// aib_rx_bert
module aib_rx_bert #(
parameter [0:0] BERT_BUF_MODE_EN = 1   
)
(
input         clk,               
input         rstn,              
input [  3:0] rx_rst_pulse,      
input [  3:0] rx_start_pulse,    
input [  3:0] seed_in_en,        
input [  5:0] chk3_lane_sel_ff,  
input [  5:0] chk2_lane_sel_ff,  
input [  5:0] chk1_lane_sel_ff,  
input [  5:0] chk0_lane_sel_ff,  
input [  2:0] chk3_ptrn_sel_ff,  
input [  2:0] chk2_ptrn_sel_ff,  
input [  2:0] chk1_ptrn_sel_ff,  
input [  2:0] chk0_ptrn_sel_ff,  
input [319:0] rx_bert_data_i,    
input         sdr_mode,          
input   [1:0] r_fifo_mode,       
input         m_gen2_mode,       
output reg [ 48:0] rbert_bit_cnt_ff,  
output     [ 15:0] biterr_cnt_chk3,   
output     [ 15:0] biterr_cnt_chk2,   
output     [ 15:0] biterr_cnt_chk1,   
output     [ 15:0] biterr_cnt_chk0,   
output     [127:0] rx_bert3_data,     
output     [127:0] rx_bert2_data,     
output     [127:0] rx_bert1_data,     
output     [127:0] rx_bert0_data,     
output     [  3:0] rbert_running_ff   
);
Size in the first run: roughly 7500 cells after synthesis, ~1000 I/O pins.
clock: 10.1 ns
lec_check: 0
cap_margin: 15
cell_pad_in_sites_global_placement: 3
core_margin: 6
core_utilization: 15
cts_cluster_size: 30
place_density_lb_addon: 0.22
setup_slack_margin: 0.67
slew_margin: 15
tns_end_percent: 25
run.sh (not shown) runs the stock make flow with config.mk's settings and CLKGATE_MAP_FILE=.
Rerun with:
- ABC_AREA: unset -> 1
- CAP_MARGIN: 15 -> 20
- CELL_PAD_IN_SITES_GLOBAL_PLACEMENT: 3 -> unset
- CORE_MARGIN: 6 -> 2
- CORE_UTILIZATION: 15 -> 72
- CTS_CLUSTER_DIAMETER: unset -> 113
- CTS_CLUSTER_SIZE: 30 -> 10
- PLACE_DENSITY_LB_ADDON: 0.22 -> unset
- SETUP_SLACK_MARGIN: 0.67 -> 0.64
- SLEW_MARGIN: 15 -> 20
- TNS_END_PERCENT: 25 -> 20
- clock period: 10.1 -> 4.07 ns (I/O delays scaled with it)
The new run stopped in global routing (GRT-0232).
Die size fell by 79%.
Area after synthesis rose by about 1.1%.
Synthesized cell count rose by 49%.
Rerun with:
- ABC_AREA: 1 -> unset
- CORE_ASPECT_RATIO: unset -> 1.74
- CORE_UTILIZATION: 72 -> 51
- CTS_CLUSTER_DIAMETER: 113 -> 107
- CTS_CLUSTER_SIZE: 10 -> unset
- GPL_ROUTABILITY_DRIVEN: unset -> 1
- SETUP_SLACK_MARGIN: 0.64 -> unset
- SLEW_MARGIN: 20 -> 5
- TNS_END_PERCENT: 20 -> 15
- clock period: 4.07 -> 6.48 ns (I/O delays scaled with it)
What happened: With this change the flow went through all stages and came out clean. Die area grows by 39%. Synthesized cell count is lower by 33%. Area after synthesis decreases by 1.1%.
Rerun with:
- CAP_MARGIN: 20 -> 0
- CORE_ASPECT_RATIO: 1.74 -> unset
- CORE_UTILIZATION: 51 -> 72
- CTS_CLUSTER_DIAMETER: 107 -> unset
- CTS_CLUSTER_SIZE: unset -> 96
- GPL_ROUTABILITY_DRIVEN: 1 -> unset
- PLACE_DENSITY: unset -> 0.43
- SLEW_MARGIN: 5 -> 20
- TNS_END_PERCENT: 15 -> 5
- clock period: 6.48 -> 8.54 ns (I/O delays scaled with it)
The new run ended with an error in global routing (ODB-0269).
Synthesized area stays the same.
Die size falls by 29%.
Synthesized cell count stays the same.

Setup of lane 1:
aib_rx_bert again, from the RTL that the note above started with.
// aib_rx_bert
module aib_rx_bert #(
parameter [0:0] BERT_BUF_MODE_EN = 1   
)
(
input         clk,               
input         rstn,              
input [  3:0] rx_rst_pulse,      
input [  3:0] rx_start_pulse,    
input [  3:0] seed_in_en,        
input [  5:0] chk3_lane_sel_ff,  
input [  5:0] chk2_lane_sel_ff,  
input [  5:0] chk1_lane_sel_ff,  
input [  5:0] chk0_lane_sel_ff,  
input [  2:0] chk3_ptrn_sel_ff,  
input [  2:0] chk2_ptrn_sel_ff,  
input [  2:0] chk1_ptrn_sel_ff,  
input [  2:0] chk0_ptrn_sel_ff,  
input [319:0] rx_bert_data_i,    
input         sdr_mode,          
input   [1:0] r_fifo_mode,       
input         m_gen2_mode,       
output reg [ 48:0] rbert_bit_cnt_ff,  
output     [ 15:0] biterr_cnt_chk3,   
output     [ 15:0] biterr_cnt_chk2,   
output     [ 15:0] biterr_cnt_chk1,   
output     [ 15:0] biterr_cnt_chk0,   
output     [127:0] rx_bert3_data,     
output     [127:0] rx_bert2_data,     
output     [127:0] rx_bert1_data,     
output     [127:0] rx_bert0_data,     
output     [  3:0] rbert_running_ff   
);
localparam   FIFO_1X   = 2'b00;        
localparam   FIFO_2X   = 2'b01;        
localparam   FIFO_4X   = 2'b10;        
localparam [1:0] NBIT1 = 2'b00;  
localparam [1:0] NBIT2 = 2'b01;  
localparam [1:0] NBIT4 = 2'b10;  
localparam [1:0] NBIT8 = 2'b11;  
integer i;  
reg [39:0][7:0] rx_bert_lanes;    
reg [ 1:0] rx_sft_nb;             
reg [ 7:0] rx_bert_data_chk0_ff;   
reg [ 7:0] rx_bert_data_chk1_ff;   
reg [ 7:0] rx_bert_data_chk2_ff;   
reg [ 7:0] rx_bert_data_chk3_ff;   
reg [48:0] rbert_bit_cnt_in;
reg        co1_nc;
wire [7:0] rx_bert_data_chk0;    
wire [7:0] rx_bert_data_chk1;    
wire [7:0] rx_bert_data_chk2;    
wire [7:0] rx_bert_data_chk3;    
always @(*)
  begin: rx_sft_nb_logic
    case(r_fifo_mode)
      FIFO_1X:  
        begin
          if(sdr_mode)
            rx_sft_nb[1:0] = 2'b00;  
          else
            rx_sft_nb[1:0] = 2'b01;  
        end
      FIFO_2X:  
        begin
          if(sdr_mode)
            rx_sft_nb[1:0] = 2'b01;  
          else
            rx_sft_nb[1:0] = 2'b10;  
        end
      FIFO_4X:  
        begin
          if(sdr_mode)
            rx_sft_nb[1:0] = 2'b10;  
          else
            rx_sft_nb[1:0] = 2'b11;  
        end
      default:  
        begin
          if(sdr_mode)
  ...
Settings: LEC_CHECK=0, CAP_MARGIN=15, CELL_PAD_IN_SITES_DETAIL_PLACEMENT=0, CELL_PAD_IN_SITES_GLOBAL_PLACEMENT=0, CORE_MARGIN=2, CORE_UTILIZATION=68, CTS_CLUSTER_DIAMETER=29, CTS_CLUSTER_SIZE=50, GPL_ROUTABILITY_DRIVEN=1, HOLD_SLACK_MARGIN=0.3, MAX_ROUTING_LAYER=met4, SETUP_SLACK_MARGIN=1.15, SLEW_MARGIN=40; clock period 5.92 ns.
Lane 1: it failed during global routing (5_1_grt), and the tool reported ODB-0269.
diff inputs: lane 1 => lane 2
Settings: HOLD_SLACK_MARGIN now -0.0, was 0.3; CORE_UTILIZATION now 70, was 68; CORE_MARGIN now 8, was 2; CTS_CLUSTER_SIZE now 15, was 50; CAP_MARGIN now 20, was 15; CTS_CLUSTER_DIAMETER no longer set, was 29; SETUP_SLACK_MARGIN now 1.41, was 1.15; PLACE_DENSITY_LB_ADDON now 0.22, previously not set; MAX_ROUTING_LAYER now met5, was met4; the clock period (ns, I/O delays scaled along) now 9.21, was 5.92.
Lane 2 reached the final stage; the timing, design-rule and antenna checks on its layout passed.
Against lane 1, lane 2 comes in 1.49 ns higher on post-place setup slack.
Lane 2 vs. lane 1: Yosys chip area closely matched the old numbers; post-place instance area shrank by about 1.5%.
Setup changes, lane 2 to lane 3
Settings: PLACE_DENSITY: unset -> 0.43; GPL_ROUTABILITY_DRIVEN: 1 -> unset; SLEW_MARGIN: 40 -> 20; PLACE_DENSITY_LB_ADDON: 0.22 -> unset; CELL_PAD_IN_SITES_DETAIL_PLACEMENT: 0 -> unset; MAX_ROUTING_LAYER: met5 -> unset; CORE_MARGIN: 8 -> 2; CELL_PAD_IN_SITES_GLOBAL_PLACEMENT: 0 -> unset; SETUP_SLACK_MARGIN: 1.41 -> unset; CORE_UTILIZATION: 70 -> 72; CTS_CLUSTER_SIZE: 15 -> 96; HOLD_SLACK_MARGIN: -0.0 -> unset; the clock period (ns, I/O delays scaled along): 9.21 -> 10.7.
--- outcome ---
Lane 3 terminated abnormally: global routing (5_1_grt) reported ODB-0269. Width of the die is lower on lane 3. Against lane 2, area of the core in lane 3 came out better. Lane 3 against lane 2: yosys stat chip area level; die extent in y went down about 5%; placed instance count decreased by 98 relative to the old numbers; pre-CTS setup slack saw an increase; post-synthesis share of cell area spent on and-or and or-and gates flat. When lane 3 is measured against lane 2, its TritonCTS buffer count turns out 0.85% higher. Changes observed in lane 3 relative to lane 2: site row count shrank by about 1.6%, die footprint now smaller.
Edits applied to the flow inputs when going from lane 3 to lane 4:
Settings: PLACE_DENSITY no longer set, was 0.43; CTS_CLUSTER_SIZE no longer set, was 96; CORE_UTILIZATION now 63, was 72; the clock period (ns, I/O delays scaled along) now 7.03, was 10.7.
Findings:
Lane 4 against lane 3: number of cells in Yosys stat stayed essentially flat; vertical die size now larger; number of buffers created by CTS went up about 2.5%; number of placement rows went up 9.
Lane 4 vs lane 3 — number of instances in the placed design rose 323.
Lane 4 vs lane 3: die size up by more than 10%
As far as number of setup buffers added after CTS goes, lane 4 and lane 3 are indistinguishable; the numbers are identical.
Among lane 3 and lane 4, the run that stopped before the end is lane 3, and it is the only one.
Lane 4 against lane 3; die width is up by a few percent.
Looking only at area of placed instances, and setting everything else aside, the lower value of lane 3 and lane 4 goes to lane 3.
Floorplan core area deteriorates in lane 4 relative to lane 3.

v41:
Starting RTL as in the previous note.
make LEC_CHECK=0 ABC_AREA=0 CAP_MARGIN=20 CELL_PAD_IN_SITES_DETAIL_PLACEMENT=1 CELL_PAD_IN_SITES_GLOBAL_PLACEMENT=1 CORE_MARGIN=5 CORE_UTILIZATION=40 CTS_CLUSTER_DIAMETER=146 GPL_TIMING_DRIVEN=1 MIN_ROUTING_LAYER=met1 SETUP_SLACK_MARGIN=-0.37 SLEW_MARGIN=40 TNS_END_PERCENT=45 finish   # period 9.27 ns
In summary, v41 completed successfully, with a layout that passed the timing, design-rule and antenna checks.
Input-level comparison between v51 and v41:
- setting PLACE_DENSITY_LB_ADDON to 0.22 for the first time
- changing CORE_UTILIZATION from 40 to 38
- changing SETUP_SLACK_MARGIN from -0.37 to 0.05
- setting CTS_CLUSTER_SIZE to 50 for the first time
- setting HOLD_SLACK_MARGIN to 0.28 for the first time
- changing CAP_MARGIN from 20 to 25
- changing CELL_PAD_IN_SITES_DETAIL_PLACEMENT from 1 to 0
- changing CORE_MARGIN from 5 to 4
- changing TNS_END_PERCENT from 45 to 55
- removing CTS_CLUSTER_DIAMETER (formerly 146)
- setting MAX_ROUTING_LAYER to met5 for the first time
- setting GPL_ROUTABILITY_DRIVEN to 1 for the first time
- changing the clock period (ns, I/O delays scaled along) from 9.27 to 10.8
Max capacitance violation total: v51 vs v41 identical
v41 completed every stage of the flow, and the final layout passed the timing, design-rule and antenna checks.
Both conditions hold for v51: the flow ran to the end and the final layout passed the timing, design-rule and antenna checks.
When v51 is measured against v41, its slew at the pin with the worst max-slew slack turns out 0.061 ns higher.
Delta (v51 minus v41): area enclosed by the die boundary shows an increase of about 4%; global-route wire length before repair shows a reduction of 6.1%; share of total power in combinational logic shows no meaningful change.
v51 — routed wire length on met2 14000 um lower, v41 as reference
Looking at total wirelength of the detailed-routed design, v51 sits below v41.
From v41 to v51 the numbers moved as follows: non-clock buffer instance count of the final layout fell about 0.44%, final antenna diode count dropped 4.
### v51 -> v4
- CELL_PAD_IN_SITES_DETAIL_PLACEMENT removed (was 0)
- ABC_AREA removed (was 0)
- CAP_MARGIN changed from 25 to 20
- CTS_CLUSTER_SIZE changed from 50 to 36
- CORE_UTILIZATION changed from 38 to 68
- MAX_ROUTING_LAYER removed (was met5)
- TNS_END_PERCENT removed (was 55)
- CORE_MARGIN changed from 4 to 2
- GPL_ROUTABILITY_DRIVEN removed (was 1)
- CELL_PAD_IN_SITES_GLOBAL_PLACEMENT removed (was 1)
- HOLD_SLACK_MARGIN removed (was 0.28)
- SETUP_SLACK_MARGIN changed from 0.05 to 1.48
- MIN_ROUTING_LAYER removed (was met1)
- PLACE_DENSITY_LB_ADDON removed (was 0.22)
- GPL_TIMING_DRIVEN removed (was 1)
- SLEW_MARGIN changed from 40 to 20
- the clock period (ns, I/O delays scaled along) changed from 10.8 to 5.06
Notes after the runs:
- v4: it failed with a tool error in global routing, so there are no final results.
- From v51 to v4, cell total in the yosys stat output did not move at all.
- Sort v51 and v4 by last weighted congestion value of the routability-driven placer, ascending, and v51 comes first.
- Core utilization at floorplan on v4 is up relative to v51.
- Comparing v51 and v4, the higher number of instances in the placed design is on v51.
Power is estimated from default activity; no workload was simulated.
